== build 13 ==
Design SP_wocg, start of the top module:
module SP_wocg(
	clk,
	rst_n,
	in_valid,
	in_data,
	in_mode,
	out_valid,
	out_data
);
Size: about 520 flip-flops, about 25 I/O pins, ~60000 sq um of cells after synthesis.
==> flow/config.mk <==
export PLATFORM = sky130hd
export DESIGN_NAME = SP_wocg
export DESIGN_NICKNAME = SP_wocg
export VERILOG_FILES = /design/flow/design.v
export SDC_FILE = /design/flow/constraint.sdc
export NUM_CORES = 4
export LEC_CHECK = 0
export ABC_AREA = 1
export CAP_MARGIN = 10
export CELL_PAD_IN_SITES_GLOBAL_PLACEMENT = 0
export CORE_MARGIN = 2
export CORE_UTILIZATION = 72
export CTS_CLUSTER_DIAMETER = 188
export CTS_CLUSTER_SIZE = 37
export HOLD_SLACK_MARGIN = 0.3
export SLEW_MARGIN = 20
export SYNTH_MEMORY_MAX_BITS = 16384
==> flow/constraint.sdc <==
create_clock -name core_clock -period 5.07 [get_ports {clk}]
set_input_delay 1.0140 -clock core_clock [delete_from_list [all_inputs] [get_ports {clk}]]
set_output_delay 1.0140 -clock core_clock [all_outputs]
set_load 0.01 [all_outputs]
run.sh (not shown) runs the stock make flow with config.mk's settings and CLKGATE_MAP_FILE=.
Build 13: it failed with a tool error in global routing, so there are no final results.
Setup changes, build 13 to build 26
- HOLD_SLACK_MARGIN: 0.3 -> unset
- CORE_UTILIZATION: 72 -> 70
- CELL_PAD_IN_SITES_GLOBAL_PLACEMENT: 0 -> unset
- CTS_CLUSTER_SIZE: 37 -> unset
- CAP_MARGIN: 10 -> 20
- ABC_AREA: 1 -> unset
- CTS_CLUSTER_DIAMETER: 188 -> unset
- the clock period (ns, I/O delays scaled along): 5.07 -> 6.3
==> comparison <==
No stage failed in build 26, and the final checks on the layout all came back clean. Cmp build 26 vs build 13: post-synthesis simple-gate area fraction lower in build 26. Relative to build 13, total placed instance area has decreased by 5600 sq um in build 26. Diff build 26 and build 13: area of the synthesized netlist per yosys stat lower in build 26. Height of the die grows slightly when moving from build 13 to build 26. Looking at number of buffers added by the clock tree synthesis step, build 26 sits 43 higher than build 13 does. In build 26 the buffers inserted during post-CTS setup optimization turned out 215 lower than in build 13. Compared with build 13, build 26 shows number of cells upsized or downsized after cts lower by 793. The adder and majority gate portion of the synthesized area of build 13 and that of build 26 are within noise of each other.
The inputs of build 90 differ from those of build 26 as listed below.
- putting CTS_CLUSTER_DIAMETER at 33 where nothing was set
- swapping 70 for 69 in CORE_UTILIZATION
- swapping 6.3 for 3.22 in the clock period (ns, I/O delays scaled along)
==> results <==
Build 90 did not finish: a tool error stopped it during clock tree synthesis.
Min area of the die across build 90 and build 26: build 26
Build 90 against build 26: final estimated routing congestion in global placement higher; post-placement cell count higher; die extent in y higher; die outline width higher.
Re post-synthesis cell area: no difference whatsoever between build 90 and build 26.
Build 90 and build 26 ended up with roughly the same synthesis area per yosys.
#### Input delta (build 95 over build 90)
- changing CORE_UTILIZATION from 69 to 11
- removing CTS_CLUSTER_DIAMETER (formerly 33)
- changing the clock period (ns, I/O delays scaled along) from 3.22 to 9.77
--- outcome ---
As the logs show, build 90 stopped at clock tree synthesis after a tool error, so it never reached the end of the flow.
Build 95: all stages complete, timing, DRC and antenna checks passed
Count of unique library cells instantiated by Yosys came out exactly the same in build 95 and build 90.
Build 95 vs build 90 — horizontal die dimension rose 150%.
Delta (build 95 minus build 90): minimum setup slack after placement now larger; number of nets at floorplan ~0 delta; initial core utilization decreased by 59 points relative to the old numbers.
In the metrics for build 95 and build 90, the one carrying the higher placed wire-length estimate after detailed placement is build 90.
Build 95 ends up with a placeable core region that is 530% higher than in build 90.
Going from build 90 to build 95, routability congestion estimate from global placement saw a decrease, die outline area saw an increase.


Setup of JK:
SP_wocg again, from the RTL that the note above started with.
Settings: LEC_CHECK=0, ABC_AREA=0, CAP_MARGIN=20, CORE_ASPECT_RATIO=0.91, CORE_MARGIN=2, CORE_UTILIZATION=72, CTS_CLUSTER_DIAMETER=400, CTS_CLUSTER_SIZE=98, SETUP_SLACK_MARGIN=-0.4, SLEW_MARGIN=20, SYNTH_MEMORY_MAX_BITS=16384; clock period 4.79 ns.
JK got as far as 5_1_grt, where a tool error ended the run.
Input-level comparison between MS and JK:
==> flow/config.mk <==
export PLATFORM = sky130hd
export DESIGN_NAME = SP_wocg
export DESIGN_NICKNAME = SP_wocg
export VERILOG_FILES = /design/flow/design.v
export SDC_FILE = /design/flow/constraint.sdc
export NUM_CORES = 4
export LEC_CHECK = 0
export CAP_MARGIN = 20
export CORE_MARGIN = 2
export CORE_UTILIZATION = 72
export PLACE_DENSITY = 0.4
export SLEW_MARGIN = 20
export SYNTH_MEMORY_MAX_BITS = 16384
export TNS_END_PERCENT = 5
==> flow/constraint.sdc <==
create_clock -name core_clock -period 5.17 [get_ports {clk}]
set_input_delay 1.0340 -clock core_clock [delete_from_list [all_inputs] [get_ports {clk}]]
set_output_delay 1.0340 -clock core_clock [all_outputs]
set_load 0.01 [all_outputs]
Findings:
In the summary table, MS is marked failed, with error GRT-0116 raised in 5_1_grt. Looking at height of the chip across JK and MS, the one that comes out lower is JK. Of JK and MS, JK shows the higher post-detailed-placement half-perimeter wirelength, with MS below it. H-tree depth reported by CTS: MS > JK. Per the comparison of MS with JK, area fraction in full adders, half adders and majority gates shows no meaningful change; die size now sits at about the same level.
diff inputs: MS => AL
--- a/flow/config.mk
+++ b/flow/config.mk
@@ -8,7 +8,5 @@
 export CAP_MARGIN = 20
 export CORE_MARGIN = 2
-export CORE_UTILIZATION = 72
-export PLACE_DENSITY = 0.4
+export CORE_UTILIZATION = 40
 export SLEW_MARGIN = 20
 export SYNTH_MEMORY_MAX_BITS = 16384
-export TNS_END_PERCENT = 5
==> flow/constraint.sdc <==
create_clock -name core_clock -period 13.5 [get_ports {clk}]
set_input_delay 2.7000 -clock core_clock [delete_from_list [all_inputs] [get_ports {clk}]]
set_output_delay 2.7000 -clock core_clock [all_outputs]
set_load 0.01 [all_outputs]
--- outcome ---
Final estimated routing congestion in global placement in AL vs MS: down 8.2%. Cell area after placement shrinks by more than 10% when moving from MS to AL. AL reached the end of the flow, and the finished layout is clean on the timing, DRC and antenna checks. In the floorplan summary, AL is listed with a die area greater than that of MS. MS -> AL: core region area increased by more than half.
#### Input delta (TR over AL)
--- a/flow/config.mk
+++ b/flow/config.mk
@@ -6,7 +6,9 @@
 export NUM_CORES = 4
 export LEC_CHECK = 0
+export ABC_AREA = 1
 export CAP_MARGIN = 20
 export CORE_MARGIN = 2
-export CORE_UTILIZATION = 40
+export CORE_UTILIZATION = 64
+export SETUP_SLACK_MARGIN = 1.88
 export SLEW_MARGIN = 20
 export SYNTH_MEMORY_MAX_BITS = 16384
==> flow/constraint.sdc <==
create_clock -name core_clock -period 8.26 [get_ports {clk}]
set_input_delay 1.6520 -clock core_clock [delete_from_list [all_inputs] [get_ports {clk}]]
set_output_delay 1.6520 -clock core_clock [all_outputs]
set_load 0.01 [all_outputs]
==> results <==
From AL to TR the numbers moved as follows: average cell area after synthesis now sits lower, routed length on met3 now sits higher.
Relative to AL, routed length on met2 has decreased by about 3% in TR.
TR: met3 track demand over resource 1.9 points above AL
TR went all the way through the flow, and no timing, DRC or antenna check failed.
Where least setup slack across all paths after layout is concerned, AL is better than TR.
Compared to AL, TR has fraction of the core area occupied by cells at floorplan 24 points higher.
Diff TR and AL: register-to-register setup slack higher in AL
AL -> TR: final RePlAce weighted congestion increased by a little under 10%
### TR -> PW
--- a/flow/config.mk
+++ b/flow/config.mk
@@ -6,9 +6,7 @@
 export NUM_CORES = 4
 export LEC_CHECK = 0
-export ABC_AREA = 1
 export CAP_MARGIN = 20
 export CORE_MARGIN = 2
-export CORE_UTILIZATION = 64
-export SETUP_SLACK_MARGIN = 1.88
+export CORE_UTILIZATION = 72
 export SLEW_MARGIN = 20
 export SYNTH_MEMORY_MAX_BITS = 16384
==> flow/constraint.sdc <==
create_clock -name core_clock -period 6.72 [get_ports {clk}]
set_input_delay 1.3440 -clock core_clock [delete_from_list [all_inputs] [get_ports {clk}]]
set_output_delay 1.3440 -clock core_clock [all_outputs]
set_load 0.01 [all_outputs]
[summary]
From TR to PW the numbers moved as follows: final cell count went down by 18%, number of standard-cell rows in the floorplan fell 6.3%, max-slew headroom at the worst pin decreased 4.2 points.
Relative to TR, synthesized cell count has gone down in PW.
For the number of global-route vias before repair, PW came in 1.5% lower than TR did.
Of PW and TR, the lower CTS buffer count belongs to PW.
The higher fraction of the cycle the final worst path needs came out of PW.


build 62:
SP_wocg again, from the RTL that the note above started with.
clock: 9.18 ns
lec_check: 0
abc_area: 1
cap_margin: 20
cell_pad_in_sites_detail_placement: 1
core_aspect_ratio: 0.66
core_margin: 2
core_utilization: 40
cts_cluster_diameter: 371
gpl_timing_driven: 0
max_routing_layer: met4
min_routing_layer: met1
slew_margin: 30
synth_memory_max_bits: 16384
tns_end_percent: 75
Build 62 ended with every stage complete and zero timing, DRC or antenna violations.
Here is what was changed in the inputs of build 79 compared with build 62.
- a change of CORE_ASPECT_RATIO from 0.66 to 0.53
- a change of MAX_ROUTING_LAYER from met4 to met5
- a change of MIN_ROUTING_LAYER from met1 to met2
Results
For build 79, the flow was terminated by a tool error in global routing (5_1_grt) and produced no final design. From build 79 to build 62, share of flip-flops with an asynchronous set or reset did not move at all. Per the comparison of build 79 with build 62, routability congestion estimate from global placement now sits higher, post-place setup slack now sits higher, register area share after synthesis now sits at about the same level, total clock buffers created by CTS now sits higher.
#### Input delta (build 50 over build 79)
- CORE_UTILIZATION now 70, was 40
- TNS_END_PERCENT no longer set, was 75
- CORE_ASPECT_RATIO no longer set, was 0.53
- SLEW_MARGIN now 20, was 30
- CELL_PAD_IN_SITES_DETAIL_PLACEMENT no longer set, was 1
- MIN_ROUTING_LAYER no longer set, was met2
- GPL_TIMING_DRIVEN no longer set, was 0
- CTS_CLUSTER_DIAMETER no longer set, was 371
- MAX_ROUTING_LAYER now met4, was met5
- the clock period (ns, I/O delays scaled along) now 5.25, was 9.18
==> comparison <==
- Comparing build 50 against build 79, there is no change at all in share of synthesized cell area in and, or, nand and nor gates.
- Against build 79 as the reference, build 50 delivers a lower placement-stage worst setup slack.
- Number of port buffers, build 50 and build 79: smaller value in build 79
- Height of the die (lower): build 79
- Per the comparison of build 50 with build 79, last weighted congestion value of the routability-driven placer -0.094, post-CTS setup buffer count +129, total die size -about 40%.
- Status(build 50) = ERROR, stage = global routing (5_1_grt)
- Build 79 has higher width of the chip than build 50.
- Status: area after synthesis parity (build 50, build 79)
--- input diff build 50..build 34 ---
- ABC_AREA: 1 -> unset
- CORE_UTILIZATION: 70 -> 40
- MAX_ROUTING_LAYER: met4 -> unset
- the clock period (ns, I/O delays scaled along): 5.25 -> 7.58
--- outcome ---
No stage failed in build 34, and the final checks on the layout all came back clean. Placed instance count sits lower in build 34 than in build 50. Changes observed in build 34 relative to build 50: register share after synthesis did not really move, area of placed instances saw a decrease, synthesized-area fraction occupied by and/or/nand/nor cells decreased by 8.6 points relative to the old numbers, cell count listed in synth_stat.txt dropped 1,583.
